Design calc_didactic, start of the top module:
module calc_didactic(
        clk,
        rst,
        mem_addr,
        mem_we,
        mem_wdata,
        mem_rdata
    );
For scale: about 240 flip-flops, ~45 I/O pins.
==> flow/config.mk <==
export PLATFORM = sky130hd
export DESIGN_NAME = calc_didactic
export DESIGN_NICKNAME = calc_didactic
export VERILOG_FILES = /design/flow/design.v
export SDC_FILE = /design/flow/constraint.sdc
export NUM_CORES = 4
export LEC_CHECK = 0
export CAP_MARGIN = 20
export CELL_PAD_IN_SITES_DETAIL_PLACEMENT = 0
export CELL_PAD_IN_SITES_GLOBAL_PLACEMENT = 0
export CORE_MARGIN = 10
export CORE_UTILIZATION = 40
export CTS_CLUSTER_SIZE = 15
export HOLD_SLACK_MARGIN = 0.17
export MIN_ROUTING_LAYER = met2
export SLEW_MARGIN = 40
==> flow/constraint.sdc <==
create_clock -name core_clock -period 13.5 [get_ports {clk}]
set_input_delay 2.7000 -clock core_clock [delete_from_list [all_inputs] [get_ports {clk}]]
set_output_delay 2.7000 -clock core_clock [all_outputs]
set_load 0.01 [all_outputs]
run.sh (not shown) runs the stock make flow with config.mk's settings and CLKGATE_MAP_FILE=.
The starting point finished but failed the layout checks on DRC.
Change:
CELL_PAD_IN_SITES_DETAIL_PLACEMENT = unset   (was 0)
CELL_PAD_IN_SITES_GLOBAL_PLACEMENT = unset   (was 0)
CORE_MARGIN = 2   (was 10)
CORE_UTILIZATION = 71   (was 40)
CTS_CLUSTER_SIZE = 37   (was 15)
HOLD_SLACK_MARGIN = unset   (was 0.17)
MIN_ROUTING_LAYER = unset   (was met2)
SETUP_SLACK_MARGIN = 0.7   (was unset)
SLEW_MARGIN = 20   (was 40)
clock period = 5.2 ns   (was 13.5 ns; I/O delays follow)
Outcome: The changed run aborted during global routing (GRT-0116); die size decreases by 51%; synthesized area does not change; synthesized cell count is unchanged.
Change:
CAP_MARGIN = 10   (was 20)
CORE_UTILIZATION = 72   (was 71)
CTS_CLUSTER_SIZE = unset   (was 37)
SETUP_SLACK_MARGIN = 1.08   (was 0.7)
clock period = 8.16 ns   (was 5.2 ns; I/O delays follow)
=>
- The changed run did not get past global routing
- die area came out lower slightly
- area after synthesis stays the same
- synthesized cell count stays the same
Change:
CAP_MARGIN = 20   (was 10)
CORE_UTILIZATION = 62   (was 72)
SETUP_SLACK_MARGIN = unset   (was 1.08)
clock period = 7.31 ns   (was 8.16 ns; I/O delays follow)
Outcome: The changed run went through all stages and came out clean; area after synthesis stays the same; synthesized cell count stays the same; die size climbs by about a fifth.
Change:
ABC_AREA = 1   (was unset)
CORE_UTILIZATION = 70   (was 62)
CTS_CLUSTER_DIAMETER = 49   (was unset)
PLACE_DENSITY = 0.84   (was unset)
clock period = 5.94 ns   (was 7.31 ns; I/O delays follow)
This time the run completed, yet does not pass: setup timing; worst hold slack improves by 20 ps; worst setup slack got worse by 300 ps; clock power rises by 30%; die area goes down by 10%; synthesized cell count came out higher by 22%; routed wire length grows by 12%; area after synthesis is higher by 0.88%; final area came out higher by 4.2%; global-route usage rose by 10 points; sequential power rose by about 20%; utilization increases by 12 points.

========
Starting RTL as in the previous note.
make LEC_CHECK=0 ABC_AREA=1 CAP_MARGIN=20 CELL_PAD_IN_SITES_DETAIL_PLACEMENT=1 CORE_ASPECT_RATIO=1.57 CORE_MARGIN=7 CORE_UTILIZATION=43 CTS_CLUSTER_DIAMETER=395 GPL_TIMING_DRIVEN=0 MAX_ROUTING_LAYER=met4 MIN_ROUTING_LAYER=met2 PLACE_DENSITY=0.65 SLEW_MARGIN=10 finish   # period 5.63 ns
The first run reached the layout checks and failed them: setup timing.
Edit:
Settings changed: ABC_AREA 1 to unset, CELL_PAD_IN_SITES_DETAIL_PLACEMENT 1 to unset, CORE_ASPECT_RATIO 1.57 to unset, CORE_MARGIN 7 to 5, CORE_UTILIZATION 43 to 40, CTS_CLUSTER_DIAMETER 395 to unset, CTS_CLUSTER_SIZE set to 15, GPL_TIMING_DRIVEN 0 to unset, MAX_ROUTING_LAYER met4 to unset, MIN_ROUTING_LAYER met2 to unset, PLACE_DENSITY 0.65 to unset, SLEW_MARGIN 10 to 20.
Clock period 5.63 ns to 10.0 ns, I/O delays scaled along.
What happened: The new run produced a clean layout. Wire length shrinks by 28%. Clock-buffer cell count stays the same. Sequential cell count does not change. Setup slack gains 0.89 ns. Die size came out higher by 1.9%. Via count went down by 39%. Core utilization came out lower by 11 points. Global-route usage falls by 27 points. Synthesized area decreases by 0.87%. Non-clock buffer count falls by 135. Power went down by 39%.
Edit:
Settings changed: CORE_MARGIN 5 to 2, CORE_UTILIZATION 40 to 69, CTS_CLUSTER_DIAMETER set to 29, CTS_CLUSTER_SIZE 15 to unset, MAX_ROUTING_LAYER set to met4, SETUP_SLACK_MARGIN set to 0.21.
Clock period 10.0 ns to 6.43 ns, I/O delays scaled along.
With this change the flow failed in global routing.
Synthesized cell count is unchanged.
Die area went down by 45%.
Synthesized area is unchanged.
Edit:
Settings changed: CORE_UTILIZATION 69 to 68.
The new run aborted during global routing.
Synthesized cell count is unchanged.
Synthesized area stays the same.
Die size rose by about 1.4%.
Edit:
Settings changed: CORE_UTILIZATION 68 to 40, CTS_CLUSTER_DIAMETER 29 to unset, MAX_ROUTING_LAYER met4 to unset, SETUP_SLACK_MARGIN 0.21 to unset.
Clock period 6.43 ns to 10.0 ns, I/O delays scaled along.
Outcome: The new run finished clean; synthesized cell count is unchanged; die size came out higher by well over a third; area after synthesis stays the same.
Edit:
Settings changed: CORE_UTILIZATION 40 to 59.
Clock period 10.0 ns to 5.39 ns, I/O delays scaled along.
Outcome:
- Now the flow finished but fails on setup timing
- worst setup slack loses 2.2 ns
- routed wire length increases by 23%
- via count grows by 25%

========
maple:
calc_didactic again, from the RTL that the note above started with.
clock: 13.5 ns
lec_check: 0
cap_margin: 20
cell_pad_in_sites_detail_placement: 0
cell_pad_in_sites_global_placement: 0
core_margin: 10
core_utilization: 40
cts_cluster_diameter: 246
cts_cluster_size: 15
gpl_routability_driven: 0
hold_slack_margin: 0.17
max_routing_layer: met4
min_routing_layer: met1
slew_margin: 20
tns_end_percent: 70
maple | status: complete | timing, DRC, antenna: pass
--- input diff maple..nickel ---
Settings: a deleted MIN_ROUTING_LAYER that had been met1; a deleted MAX_ROUTING_LAYER that had been met4; a deleted HOLD_SLACK_MARGIN that had been 0.17; a deleted CELL_PAD_IN_SITES_GLOBAL_PLACEMENT that had been 0; a deleted CTS_CLUSTER_SIZE that had been 15; a change of CORE_MARGIN from 10 to 2; a deleted CELL_PAD_IN_SITES_DETAIL_PLACEMENT that had been 0; a deleted TNS_END_PERCENT that had been 70; a deleted GPL_ROUTABILITY_DRIVEN that had been 0; a deleted CTS_CLUSTER_DIAMETER that had been 246; a change of the clock period (ns, I/O delays scaled along) from 13.5 to 9.71.
==> results <==
nickel: no failed stages, no open violations at the end. A worst setup path startpoint of uc.state[8]$_SDFF_PP0_ is what maple shows, while uc.state[0]$_SDFF_PP0_ belongs to nickel. Summary of the comparison: number of iterations in the first detailed-routing pass is lower in nickel, relative to maple. Higher global router's overall resource usage among maple and nickel: nickel. Sequential share of layout area, maple and nickel: higher on maple. Summary of nickel over maple: switching portion of total power decreased 1.2 points, worst reg2reg path depth increased about 4.3%, clock latency reported for the late side of the worst-skew pair essentially unchanged.
### nickel -> yarrow
Settings: changing CORE_MARGIN from 2 to 5; setting CTS_CLUSTER_SIZE to 15 for the first time; setting CELL_PAD_IN_SITES_DETAIL_PLACEMENT to 1 for the first time; changing the clock period (ns, I/O delays scaled along) from 9.71 to 10.2.
Findings:
yarrow closes out successfully: all stages finished, all timing, DRC and antenna checks passed. Sort nickel and yarrow by clock skew desc -> top: yarrow. Diff yarrow..nickel | maximum level of the CTS H-tree | unchanged. Between yarrow and nickel, it is yarrow whose clock share of power is lower, by 1.5 points. The final reports for yarrow and nickel show met3 wire length higher in the former. Compared to nickel, yarrow has setup slack 0.095 ns lower. The run showing the smaller die area is nickel. yarrow vs nickel: width of the chip up by a few percent. The combinational share of cell area of yarrow and that of nickel are within noise of each other.
What lagoon does differently from yarrow at the input level:
Settings: removing CELL_PAD_IN_SITES_DETAIL_PLACEMENT (formerly 1); setting CTS_CLUSTER_DIAMETER to 57 for the first time; removing CTS_CLUSTER_SIZE (formerly 15); setting PLACE_DENSITY_LB_ADDON to 0.19 for the first time; setting ABC_AREA to 1 for the first time; changing CORE_UTILIZATION from 40 to 72; changing CORE_MARGIN from 5 to 2; changing the clock period (ns, I/O delays scaled along) from 10.2 to 6.52.
## What came out
- lagoon vs. yarrow: share of synthesized cell area in full adder, half adder and majority cells neither gained nor lost much; global-route usage now larger; fraction of power consumed by combinational cells went down 7.5 points; combinational power went down 40%.
- Arrival time of data at the critical path endpoint (higher): yarrow
- Of lagoon and yarrow, the run reporting the higher sequential fraction of design power was lagoon.
- Status | lagoon and yarrow | clean except lagoon
- lagoon: complete, dirty (setup timing)
- Relative to yarrow, count of plain and timing-repair buffers in the layout has decreased by 4 in lagoon.
- The run showing the greater total cell area at the placement stage is yarrow.
- Taking yarrow as the reference, in lagoon flip-flop and latch share of the layout cell area fell 0.49 points; total power +1100 uW; slew at the pin closest to its max-slew limit rose by 0.0096 ns.

========
Setup of the reference run:
Starting RTL as in the previous note.
Settings: LEC_CHECK=0, ABC_AREA=1, CAP_MARGIN=20, CORE_MARGIN=2, CORE_UTILIZATION=72, CTS_CLUSTER_DIAMETER=205, CTS_CLUSTER_SIZE=25, PLACE_DENSITY_LB_ADDON=0.05, SETUP_SLACK_MARGIN=0.65, SLEW_MARGIN=20, TNS_END_PERCENT=65; clock period 5.44 ns.
Status: the reference run FAILED at 5_1_grt (tool error)
Input changes introduced in the trial run (baseline for comparison: the reference run):
- a change of CORE_UTILIZATION from 72 to 58
- a deleted CTS_CLUSTER_SIZE that had been 25
- a deleted CTS_CLUSTER_DIAMETER that had been 205
- a change of SETUP_SLACK_MARGIN from 0.65 to 1.26
- a deleted PLACE_DENSITY_LB_ADDON that had been 0.05
- a deleted TNS_END_PERCENT that had been 65
- a deleted ABC_AREA that had been 1
- a change of the clock period (ns, I/O delays scaled along) from 5.44 to 6.88
## What came out
Mean post-synth cell area, the reference run and the trial run: higher on the trial run. Cell count listed in synth_stat.txt went down by more than 10% going from the reference run to the trial run. Taking the reference run as the reference, in the trial run area fraction in compound gates after synthesis now sits higher, height of the die now sits higher, summed standard-cell area reported by yosys now sits lower, basic-gate share of the synthesized area counting and, or, nand and nor cells now sits lower, total placed instance area now sits lower. ~same share of synthesized cell area in full adder, half adder and majority cells in the reference run and the trial run. The flow ran to completion for all of the reference run and the trial run but the reference run, which stopped partway. The reference run got as far as 5_1_grt, where a tool error ended the run.
Power is estimated from default activity; no workload was simulated.
